==> job 550: inputs <==
Design FreqCounter, start of the top module:
module FreqCounter(
	 input clock,
	 input reset,
	 input IPS_left,
     input IPS_mid,
     input IPS_right,
	 input signalleftred,
	 input signalleftblue,
	 input signalrightred,
	 input signalrightblue,	 
	 output right_red,
	 output left_red,
	 output left_forward,
     output left_backward,
     output right_forward,
     output right_backward,
	 output a, b, c, d, e, f, g,  
     output [3:0]an
    );
clock: 9.32 ns
lec_check: 0
cap_margin: 20
core_margin: 2
core_utilization: 40
cts_cluster_size: 69
hold_slack_margin: 0.05
slew_margin: 20
run.sh (not shown) runs the stock make flow with config.mk's settings and CLKGATE_MAP_FILE=.
==> job 7832 (differences from job 550) <==
ABC_AREA = 1   (was unset)
CORE_UTILIZATION = 69   (was 40)
CTS_CLUSTER_SIZE = unset   (was 69)
HOLD_SLACK_MARGIN = unset   (was 0.05)
TNS_END_PERCENT = 5   (was unset)
==> flow/constraint.sdc (replaced) <==
create_clock -name core_clock -period 5.8 [get_ports {clock}]
set_input_delay 1.1600 -clock core_clock [delete_from_list [all_inputs] [get_ports {clock}]]
set_output_delay 1.1600 -clock core_clock [all_outputs]
set_load 0.01 [all_outputs]
==> job 9060 (differences from job 550) <==
CELL_PAD_IN_SITES_DETAIL_PLACEMENT = 2   (was unset)
CORE_ASPECT_RATIO = 1.01   (was unset)
CORE_MARGIN = 7   (was 2)
CORE_UTILIZATION = 68   (was 40)
CTS_CLUSTER_SIZE = 90   (was 69)
GPL_ROUTABILITY_DRIVEN = 0   (was unset)
MAX_ROUTING_LAYER = met5   (was unset)
MIN_ROUTING_LAYER = met2   (was unset)
SETUP_SLACK_MARGIN = 1.54   (was unset)
SLEW_MARGIN = 25   (was 20)
TNS_END_PERCENT = 10   (was unset)
==> flow/constraint.sdc (replaced) <==
create_clock -name core_clock -period 5.89 [get_ports {clock}]
set_input_delay 1.1780 -clock core_clock [delete_from_list [all_inputs] [get_ports {clock}]]
set_output_delay 1.1780 -clock core_clock [all_outputs]
set_load 0.01 [all_outputs]
==> summary of the runs <==
Flip-flop count is the same in job 550 and job 7832.
In job 550 the via count is smaller than in job 7832, by 22%.
In job 7832 the global-route usage is higher than in job 550, by 16 points.
Job 7832 passed the timing, design-rule and antenna checks. Job 550 produced a clean layout. Job 9060 died in detailed placement (3_5_place_dp).
Between job 7832 and job 550, the lower clock power is in job 550 (gap 57%, measured against job 550).
Die area: job 550 > job 9060 > job 7832.
==> figures <==
quantity                                                              job 9060                     job 550                    job 7832
Number of well-tap cells placed                                              -                         855                         532
H-tree levels                                                                -                           2                           2
Mapped cell area                                                   26,000 um^2                 26,000 um^2                 28,400 um^2
Combinational Gates                                                          -                       1,878                       2,491
Result of the run                                               did not finish              finished clean              finished clean
Failing step                                 detailed placement (3_5_place_dp)                           -                           -
Type of element capturing the critical path                                  -                   flip-flop                   flip-flop
Grt met3 use                                                                 -                       2.81%                       4.90%
N_diodes                                                                     -                           0                           0
WP data arrival                                                              -                     8.16 ns                     6.16 ns
Start-to-end type of the worst setup path                                    -                      in2reg                     reg2reg
Clock tree root buffer cell                                                  -  sky130_fd_sc_hd__clkbuf_16  sky130_fd_sc_hd__clkbuf_16


==> run K: inputs <==
==> flow/design.v <==
`timescale 1ns / 1ps
module FreqCounter(
	 input clock,
	 input reset,
	 input IPS_left,
     input IPS_mid,
     input IPS_right,
	 input signalleftred,
	 input signalleftblue,
	 input signalrightred,
	 input signalrightblue,	 
	 output right_red,
	 output left_red,
	 output left_forward,
     output left_backward,
     output right_forward,
     output right_backward,
	 output a, b, c, d, e, f, g,  
     output [3:0]an
    );
parameter countToR = 53711;  
parameter countToL = 53711;  
parameter Delay = 195313;  
reg [15:0] right_red_freq_count;
reg [15:0] left_red_freq_count;
reg [15:0] right_blue_freq_count;
reg [15:0] left_blue_freq_count;
reg [15:0] freq_outR;
reg [15:0] freqHold0R;
reg [15:0] freqHold1R;
reg [15:0] freqHold2R;
reg [15:0] freqHold3R;
reg [15:0] freqHold4R;
reg [15:0] freqHold5R;
reg [15:0] freqHold6R;
reg [15:0] freqHold7R;
reg [15:0] freqHold8R;
reg [15:0] freqHold9R;
reg [15:0] freqHold10R;
reg [15:0] freqHold11R;
reg [15:0] freqHold12R;
reg [15:0] freqHold13R;
reg [15:0] freqHold14R;
reg [15:0] freqHold15R;
reg [15:0] freq_outL;
reg [15:0] freqHold0L;
reg [15:0] freqHold1L;
reg [15:0] freqHold2L;
reg [15:0] freqHold3L;
reg [15:0] freqHold4L;
reg [15:0] freqHold5L;
reg [15:0] freqHold6L;
reg [15:0] freqHold7L;
reg [15:0] freqHold8L;
reg [15:0] freqHold9L;
reg [15:0] freqHold10L;
reg [15:0] freqHold11L;
reg [15:0] freqHold12L;
reg [15:0] freqHold13L;
reg [15:0] freqHold14L;
reg [15:0] freqHold15L;
reg temp_right_red;
reg temp_left_red;
reg [15:0] fcountR;
reg [15:0] fcountL;
reg [10:0] scounterR;
reg [10:0] scounterL;
reg [10:0] dcounter;
reg [10:0] swidthR;
reg [10:0] swidthL;
reg old_sig1;
reg old_sig2;
reg old_sig3;
reg old_sig4;
reg [4:0] debounce_sig1;
reg [4:0] debounce_sig2;
reg [4:0] debounce_sig3;
reg [4:0] debounce_sig4;
reg [2:0] avClkR;
reg [2:0] avClkL;
reg [18:0] freqTempR;
reg [18:0] freqTempL;
reg [3:0]temp_an;
reg [6:0]temp_sseg;
reg [9:0] mcounter;  
reg [9:0] mwidth;    
reg temp_left_forward;       
reg temp_left_backward;      
reg temp_right_forward;
reg temp_right_backward;
reg [2:0] state;
reg [17:0] servodelaycount;
reg incflag;
always @(posedge clock) begin
  if (reset) begin
	fcountR = 16'b0;
	fcountL = 16'b0;
	scounterR = 11'b0;
	scounterL = 11'b0;
	dcounter = 11'b0;
	old_sig1 = 1'b0;
	old_sig2 = 1'b0;
	old_sig3 = 1'b0;
	old_sig4 = 1'b0;
	freq_outR = 16'b0;
	freq_outL = 16'b0;
	right_red_freq_count = 16'b0;
	left_red_freq_count = 16'b0;
	right_blue_freq_count = 16'b0;
	left_blue_freq_count = 16'b0;
	avClkR = 3'b0;
	freqTempR <= 19'b0;
	freqHold0R = 16'b0;
	freqHold1R = 16'b0;
	freqHold2R = 16'b0;
	freqHold3R = 16'b0;
	freqHold4R = 16'b0;
	freqHold5R = 16'b0;
	freqHold6R = 16'b0;
	freqHold7R = 16'b0;
	freqHold8R = 16'b0;
	freqHold9R = 16'b0;
	freqHold10R = 16'b0;
	freqHold11R = 16'b0;
	freqHold12R = 16'b0;
	freqHold13R = 16'b0;
	freqHold14R = 16'b0;
	freqHold15R = 16'b0;
	avClkL = 3'b0;
	freqTempL <= 19'b0;
	freqHold0L = 16'b0;
	freqHold1L = 16'b0;
	freqHold2L = 16'b0;
	freqHold3L = 16'b0;
	freqHold4L = 16'b0;
	freqHold5L = 16'b0;
	freqHold6L = 16'b0;
	freqHold7L = 16'b0;
	freqHold8L = 16'b0;
	freqHold9L = 16'b0;
	freqHold10L = 16'b0;
	freqHold11L = 16'b0;
	freqHold12L = 16'b0;
	freqHold13L = 16'b0;
	freqHold14L = 16'b0;
	freqHold15L = 16'b0;
	debounce_sig1 = 5'b0;
	debounce_sig2 = 5'b0;
	debounce_sig3 = 5'b0;
	debounce_sig4 = 5'b0;
	temp_right_red <= 1'b0;
	temp_left_red <= 1'b0;
  end
  else begin
	fcountR = fcountR + 1;
	fcountL = fcountL + 1;
	scounterR = scounterR + 1;
	scounterL = scounterL + 1;
	dcounter = dcounter + 1;
	debounce_sig1[0] = signalleftred;
	debounce_sig2[0] = signalleftblue;
	debounce_sig3[0] = signalrightred;
	debounce_sig4[0] = signalrightblue;
	debounce_sig1 = debounce_sig1 << 1;
	debounce_sig2 = debounce_sig2 << 1;
	debounce_sig3 = debounce_sig3 << 1;
	debounce_sig4 = debounce_sig4 << 1;
	if ((&debounce_sig1) | (~&debounce_sig1))begin
		if ((signalleftred != old_sig1)) begin
			left_red_freq_count = left_red_freq_count +1;
		end
	end
	if ((&debounce_sig2) | (~&debounce_sig2))begin
        if ((signalleftblue != old_sig2)) begin
            left_blue_freq_count = left_blue_freq_count +1;
        end
    end	
	if ((&debounce_sig3) | (~&debounce_sig3))begin
        if ((signalrightred != old_sig3)) begin
            right_red_freq_count = right_red_freq_count +1;
        end
    end
	if ((&debounce_sig4) | (~&debounce_sig4))begin
        if ((signalrightblue != old_sig4)) begin
            right_blue_freq_count = right_blue_freq_count +1;
        end
    end        
	if (fcountR >= (countToR >> 4)) begin
		freq_outR = right_red_freq_count << 3; 
		freq_outR = right_blue_freq_count << 3; 
		fcountR = 0;
		right_red_freq_count = 0;		
		right_blue_freq_count = 0;
		avClkR = avClkR + 1;
	end
	case (avClkR)
            0 : freqHold0R = freq_outR;
            1 : freqHold1R = freq_outR;
            2 : freqHold2R = freq_outR;
            3 : freqHold3R = freq_outR;
            4 : freqHold4R = freq_outR;
            5 : freqHold5R = freq_outR;
            6 : freqHold6R = freq_outR;
            7 : begin
                    freqHold7R = freq_outR;
                    freqTempR <= freqHold0R + freqHold1R + freqHold2R + freqHold3R +freqHold4R + freqHold5R + freqHold6R + freqHold7R+freqHold8R + freqHold9R + freqHold10R + freqHold11R +freqHold12R + freqHold13R + freqHold14R + freqHold15R;
                 end
          default :;
      endcase
	if (fcountL >= (countToL >> 4)) begin		
		freq_outL = left_red_freq_count << 3; 
		freq_outL = left_blue_freq_count << 3; 
		fcountL = 0;		
		left_red_freq_count = 0;		
		left_blue_freq_count = 0;
		avClkL = avClkL + 1;
	end
    case (avClkL)
		0 : freqHold0L = freq_outL;
		1 : freqHold1L = freq_outL;
		2 : freqHold2L = freq_outL;
		3 : freqHold3L = freq_outL;
		4 : freqHold4L = freq_outL;
		5 : freqHold5L = freq_outL;
		6 : freqHold6L = freq_outL;
		7 : begin
				freqHold7L = freq_outL;
				freqTempL <= freqHold0L + freqHold1L + freqHold2L + freqHold3L +freqHold4L + freqHold5L + freqHold6L + freqHold7L + freqHold8L + freqHold9L + freqHold10L + freqHold11L +freqHold12L + freqHold13L + freqHold14L + freqHold15L;
			 end
		default :;
	endcase
	old_sig1 = signalleftred;
	old_sig2 = signalleftblue;
	old_sig3 = signalrightred;
	old_sig4 = signalrightblue;
	freqHold8R = freqHold0R;
	freqHold9R = freqHold1R;
	freqHold10R = freqHold2R;
	freqHold11R = freqHold3R;
	freqHold12R = freqHold4R;
	freqHold13R = freqHold5R;
	freqHold14R = freqHold6R;
	freqHold15R = freqHold7R;
    freqHold8L = freqHold0L;
    freqHold9L = freqHold1L;
    freqHold10L = freqHold2L;
    freqHold11L = freqHold3L;
    freqHold12L = freqHold4L;
    freqHold13L = freqHold5L;
    freqHold14L = freqHold6L;
    freqHold15L = freqHold7L;
    if (scounterR < swidthR) begin        
        temp_right_red <= 1;
    end
    else begin
        temp_right_red <= 0;
    end
    if (scounterL < swidthL) begin        
        temp_left_red <= 1;
    end
    else begin
        temp_left_red <= 0;
    end
  end
end
    always @ (posedge clock) begin
      if (reset) begin
        mcounter = 10'b0;
        temp_left_forward <= 1'b0;
        temp_left_backward <= 1'b0;
        temp_right_forward <= 1'b0;
        temp_right_backward <= 1'b0;
      end
      else begin
        mcounter = mcounter + 1;   
        if (IPS_left == 1 && IPS_mid == 1 && IPS_right == 0) begin              
            temp_left_backward <= 0;
            temp_right_forward <= 0;            
            if (mcounter < mwidth) begin
                temp_left_forward <= 1;
                temp_right_backward <= 1;
              end 
            else begin
                temp_left_forward <= 0;
                temp_right_backward <= 0;
              end            
        end
        if (IPS_left == 1 && IPS_mid == 0 && IPS_right == 1) begin              
            temp_left_backward <= 0;
            temp_right_backward <= 0;            
            if (mcounter < mwidth) begin
                temp_left_forward <= 1;
                temp_right_forward <= 1;
              end 
            else begin
                temp_left_forward <= 0;
                temp_right_forward <= 0;
              end            
        end
        if (IPS_left == 1 && IPS_mid == 0 && IPS_right == 0) begin              
            temp_left_backward <= 0;
            temp_right_forward <= 0;            
            temp_right_backward <= 0;
            if (mcounter < mwidth) begin
                temp_left_forward <= 1;                
              end 
            else begin
                temp_left_forward <= 0;                
              end            
        end 
        if (IPS_left == 0 && IPS_mid == 1 && IPS_right == 1) begin              
            temp_left_forward <= 0;
            temp_right_backward <= 0;            
            if (mcounter < mwidth) begin
                temp_left_backward <= 1;
                temp_right_forward <= 1;
              end 
            else begin
                temp_left_backward <= 0;
                temp_right_forward <= 0;
              end            
        end          
        if (IPS_left == 0 && IPS_mid == 0 && IPS_right == 1) begin              
            temp_left_forward <= 0;
            temp_left_backward <= 0;                        
            temp_right_backward <= 0;
            if (mcounter < mwidth) begin
                temp_right_forward <= 1;                
              end 
            else begin
                temp_right_forward <= 0;                
              end            
        end 
      end
    end
    always @ (*) begin
         if (IPS_left == 0 || IPS_mid == 0 || IPS_right == 0) begin   
             mwidth = 10'd1023;
         end
         else begin               
             mwidth = 10'd0;      
         end
       end
       always @(posedge clock) begin
          if (reset) begin
            swidthR <= 11'd220;
            swidthL <= 11'd59;
            state = 3'b000;
            servodelaycount = 18'b0;
            incflag = 1'b0;
          end
          else begin
            servodelaycount = servodelaycount + 1;
            case(state)
                3'b000: begin
                    incflag = 0;
                    if (((freqTempR >> 4) >= 250)) begin
                        state = 3'b100;
                    end
                    if (((freqTempL >> 4) >= 250)) begin
                        state = 3'b101;
                    end
                end    
                3'b001: begin 
                    if (incflag == 0) begin
                        swidthR <= swidthR - 11'd54;
                        incflag = 1;
                    end
                    if (servodelaycount>=Delay)begin
                        swidthL <= swidthL + 11'd54;
                        state = 3'b011;
                    end
                end
                3'b010: begin
                    if (incflag == 0) begin
                        swidthL <= swidthL + 11'd54;
                        incflag = 1;
                    end
                    if (servodelaycount>=Delay)begin
                        swidthR <= swidthR - 11'd54;
                        state = 3'b011;
                    end
                end
                3'b011: begin
                    servodelaycount = 0;
                    state = 3'b000;
                end 
                3'b100: begin
                    servodelaycount = 0;
                    state = 3'b001;
                end  
                3'b101: begin
                    servodelaycount = 0;
                    state = 3'b010;
                end           
           endcase
          end
       end
always @ (*) begin      
     case(dcounter[10:9])               
               2'b00 :   
                begin                 
                 temp_an = 4'b1110;
                  if (((freqTempR >> 4) >= 250) || ((freqTempL >> 4) >= 250)) begin
                    temp_sseg = 7'b1000110;   
                  end
                  else begin
                    temp_sseg = 7'b1111111;   
                  end
                end
              2'b01:   
                begin
                temp_an = 4'b1101;
                    if ((((freqTempR >> 4) < 250) &&  ((freqTempR >> 4) > 25)) || (((freqTempL >> 4) < 250) && ((freqTempL >> 4) > 25))) begin
                        temp_sseg = 7'b0001110;  
                    end 
                    else begin
                        temp_sseg = 7'b1111111;  
                    end
                end 
               2'b10:   
                begin
                 temp_an = 4'b1011;
                 temp_sseg = 7'b1111111;    
                end
               2'b11:   
                begin
                 temp_an = 4'b0111;                 
                 temp_sseg = 7'b1111111;   
                end
    endcase
end
  assign right_red = temp_right_red;
  assign left_red = temp_left_red;
  assign an = temp_an;
  assign {g, f, e, d, c, b, a} = temp_sseg;
  assign left_forward = temp_left_forward;
  assign left_backward = temp_left_backward;
  assign right_forward = temp_right_forward;        
  assign right_backward = temp_right_backward;
endmodule
==> flow/run.sh <==
#!/bin/bash
# the make line also repeats each setting of config.mk as NAME=value (left out here)
make -C /OpenROAD-flow-scripts/flow DESIGN_CONFIG=/design/flow/config.mk WORK_HOME=/design/flow/orfs CLKGATE_MAP_FILE= finish
==> flow/config.mk <==
export PLATFORM = sky130hd
export DESIGN_NAME = FreqCounter
export DESIGN_NICKNAME = FreqCounter
export VERILOG_FILES = /design/flow/design.v
export SDC_FILE = /design/flow/constraint.sdc
export NUM_CORES = 4
export LEC_CHECK = 0
export CAP_MARGIN = 40
export CELL_PAD_IN_SITES_DETAIL_PLACEMENT = 1
export CORE_MARGIN = 2
export CORE_UTILIZATION = 42
export CTS_CLUSTER_DIAMETER = 353
export GPL_ROUTABILITY_DRIVEN = 1
export GPL_TIMING_DRIVEN = 1
export MAX_ROUTING_LAYER = met5
export SLEW_MARGIN = 20
==> flow/constraint.sdc <==
create_clock -name core_clock -period 7.56 [get_ports {clock}]
set_input_delay 1.5120 -clock core_clock [delete_from_list [all_inputs] [get_ports {clock}]]
set_output_delay 1.5120 -clock core_clock [all_outputs]
set_load 0.01 [all_outputs]
==> run R (differences from run K) <==
CAP_MARGIN = 20   (was 40)
CELL_PAD_IN_SITES_DETAIL_PLACEMENT = not set   (was 1)
CORE_UTILIZATION = 70   (was 42)
CTS_CLUSTER_DIAMETER = not set   (was 353)
GPL_ROUTABILITY_DRIVEN = not set   (was 1)
GPL_TIMING_DRIVEN = not set   (was 1)
MAX_ROUTING_LAYER = not set   (was met5)
==> flow/constraint.sdc (replaced) <==
create_clock -name core_clock -period 6.16 [get_ports {clock}]
set_input_delay 1.2320 -clock core_clock [delete_from_list [all_inputs] [get_ports {clock}]]
set_output_delay 1.2320 -clock core_clock [all_outputs]
set_load 0.01 [all_outputs]
==> run C (differences from run K) <==
ABC_AREA = 1   (was not set)
CAP_MARGIN = 20   (was 40)
CELL_PAD_IN_SITES_DETAIL_PLACEMENT = not set   (was 1)
CORE_UTILIZATION = 72   (was 42)
CTS_CLUSTER_DIAMETER = not set   (was 353)
CTS_CLUSTER_SIZE = 15   (was not set)
GPL_ROUTABILITY_DRIVEN = not set   (was 1)
GPL_TIMING_DRIVEN = not set   (was 1)
MAX_ROUTING_LAYER = not set   (was met5)
PLACE_DENSITY_LB_ADDON = 0.01   (was not set)
SETUP_SLACK_MARGIN = 1.76   (was not set)
==> flow/constraint.sdc (replaced) <==
create_clock -name core_clock -period 7.12 [get_ports {clock}]
set_input_delay 1.4240 -clock core_clock [delete_from_list [all_inputs] [get_ports {clock}]]
set_output_delay 1.4240 -clock core_clock [all_outputs]
set_load 0.01 [all_outputs]
==> run H (differences from run K) <==
ABC_AREA = 1   (was not set)
CAP_MARGIN = 20   (was 40)
CELL_PAD_IN_SITES_DETAIL_PLACEMENT = not set   (was 1)
CORE_UTILIZATION = 67   (was 42)
CTS_CLUSTER_DIAMETER = not set   (was 353)
GPL_ROUTABILITY_DRIVEN = not set   (was 1)
GPL_TIMING_DRIVEN = not set   (was 1)
MAX_ROUTING_LAYER = not set   (was met5)
==> flow/constraint.sdc (replaced) <==
create_clock -name core_clock -period 4.82 [get_ports {clock}]
set_input_delay 0.9640 -clock core_clock [delete_from_list [all_inputs] [get_ports {clock}]]
set_output_delay 0.9640 -clock core_clock [all_outputs]
set_load 0.01 [all_outputs]
==> run notes <==
Implementation results.

The run finished, with violations left. The mapped netlist covers 28400 um2. The setup slack of the critical path after layout is -0.672 ns.

By area the synthesized netlist is led by dfxtp_1 (34%), fa_1 (16%), nor2_1 (9.7%). After synthesis, the most frequently instantiated cells are nor2_1 (735), nand2_1 (730), inv_1 (633). The clock skew after layout is between 0.03 and 0.04 ns. The last timing report of the flow puts the setup violation total at 27.

According to the finish report, the design has a final net count of approximately 4.3k. The share of total power in combinational logic is approximately 46%. The total area inside the core boundary comes to between 40000 and 50000 um2.

The routed layout has between 20k and 25k vias. The clock distribution area overhead in the final layout is around 5.3%. A clean result was blocked by setup timing. The number of OpenROAD warnings is 38.
Source of the figures above: run H

==> run notes <==
Implementation results.

The run finished, with violations left. The checks that failed were setup timing. From synthesis to final layout, the design area changed by 16.5%. On met2, the global router reports a usage of 54.5%. In the final report, the number of endpoints failing setup comes to 1.

In the final timing run, aggregate negative setup slack is -0.132 ns. The met3 routing resource usage after global routing is ~5.7%. The mapped cell area is approximately 26000 um2. The placed instance area is roughly 28000 um2. The async set-or-reset flop fraction in the synthesized netlist is 0%.

By area the synthesized netlist is led by dfxtp_1 (37%), fa_1 (17%), mux2i_1 (4.4%). The share of total power in combinational logic is approximately 11%. The routed layout has between 20k and 25k vias. The setup slack of the critical path after layout is -0.132 ns. Ranked by instance count, the synthesized netlist is headed by dfxtp_1 (476), inv_1 (276), nor2_1 (276). The clock distribution area overhead in the final layout is ~5.6%.

Yosys reports the multiplexer fraction of the synthesized area as 5.46%. The tool warning count for the run is ~40. The full die area is about 39000 um2. According to the finish report, the design has a final net count of about 3.2k.
Source of the figures above: run R

==> run notes <==
Implementation results.

The number of placement rows is 72. The synthesis report lists the most area-consuming cells as dfxtp_1 (34%), fa_1 (16%), nor2_1 (9.7%). The final timing report counts setup violations totalling 0. The share of total power in combinational logic is between 40% and 50%. The number of OpenROAD warnings is 38.

The cell area that synthesis handed to floorplanning was 28400 um2. The post-route utilization of the core is recorded as 84.7%. In this build the clock could be raised as far as around 0.17 GHz. The pre-CTS setup check shows a worst slack of 0.263 ns. The flow ran to the end and the layout has no timing, DRC or antenna violations. The setup slack of the critical path after layout is 1.16 ns. The final timing report lists clock skew as ~0.012 ns. Counting instances in the post-synthesis netlist gives the leading cell types as nor2_1 (735), nand2_1 (730), inv_1 (633). The yosys warning tally is 1. Per the breakdown, switching nets consume between 30% and 40% of all power. The post-cts sizing count is 154. Registers are responsible for 29.2% of the overall power. The final net count is between 4k and 5k. The H-tree generated during clock tree synthesis spans 2 levels.

The total via count in the routed design is 24.9k. The standard cell core area is roughly 39000 um2.
Source of the figures above: run C

==> run notes <==
Implementation results.

The detailed placer reported the number of placed instances as 3519. Summing over every cut layer, the via total after detailed routing is between 15k and 20k. On the final layout, the worst clock skew is ~0.024 ns.

The setup slack of the critical path after layout is 0.441 ns. The flow ran to the end and the layout has no timing, DRC or antenna violations. After synthesis, the cell types taking the most area are dfxtp_1 (37%), fa_1 (17%), mux2i_1 (4.4%). The depth of the critical timing path with buffers and inverters included is 24. The mapped cell area is around 26000 um2. The accumulated negative setup slack is 0 ns. Detailed placement ended at an HPWL of between 40000 and 50000 um. The clock distribution area overhead in the final layout is under 10%. The proportion of power drawn by flip-flops and latches is ~45%. Yosys reports that the most numerous cell types are dfxtp_1 (476), inv_1 (276), nor2_1 (276).

The number of warnings reported in the stage logs is 31. For the worst setup path, the data arrival time is approximately 7.6 ns. The standard cell core area is between 60000 and 70000 um2. In the final design database the tool counted roughly 3k nets. The share of total power in combinational logic is about a tenth.
Source of the figures above: run K

No activity file was given, so power comes from the tool's default toggle rates.
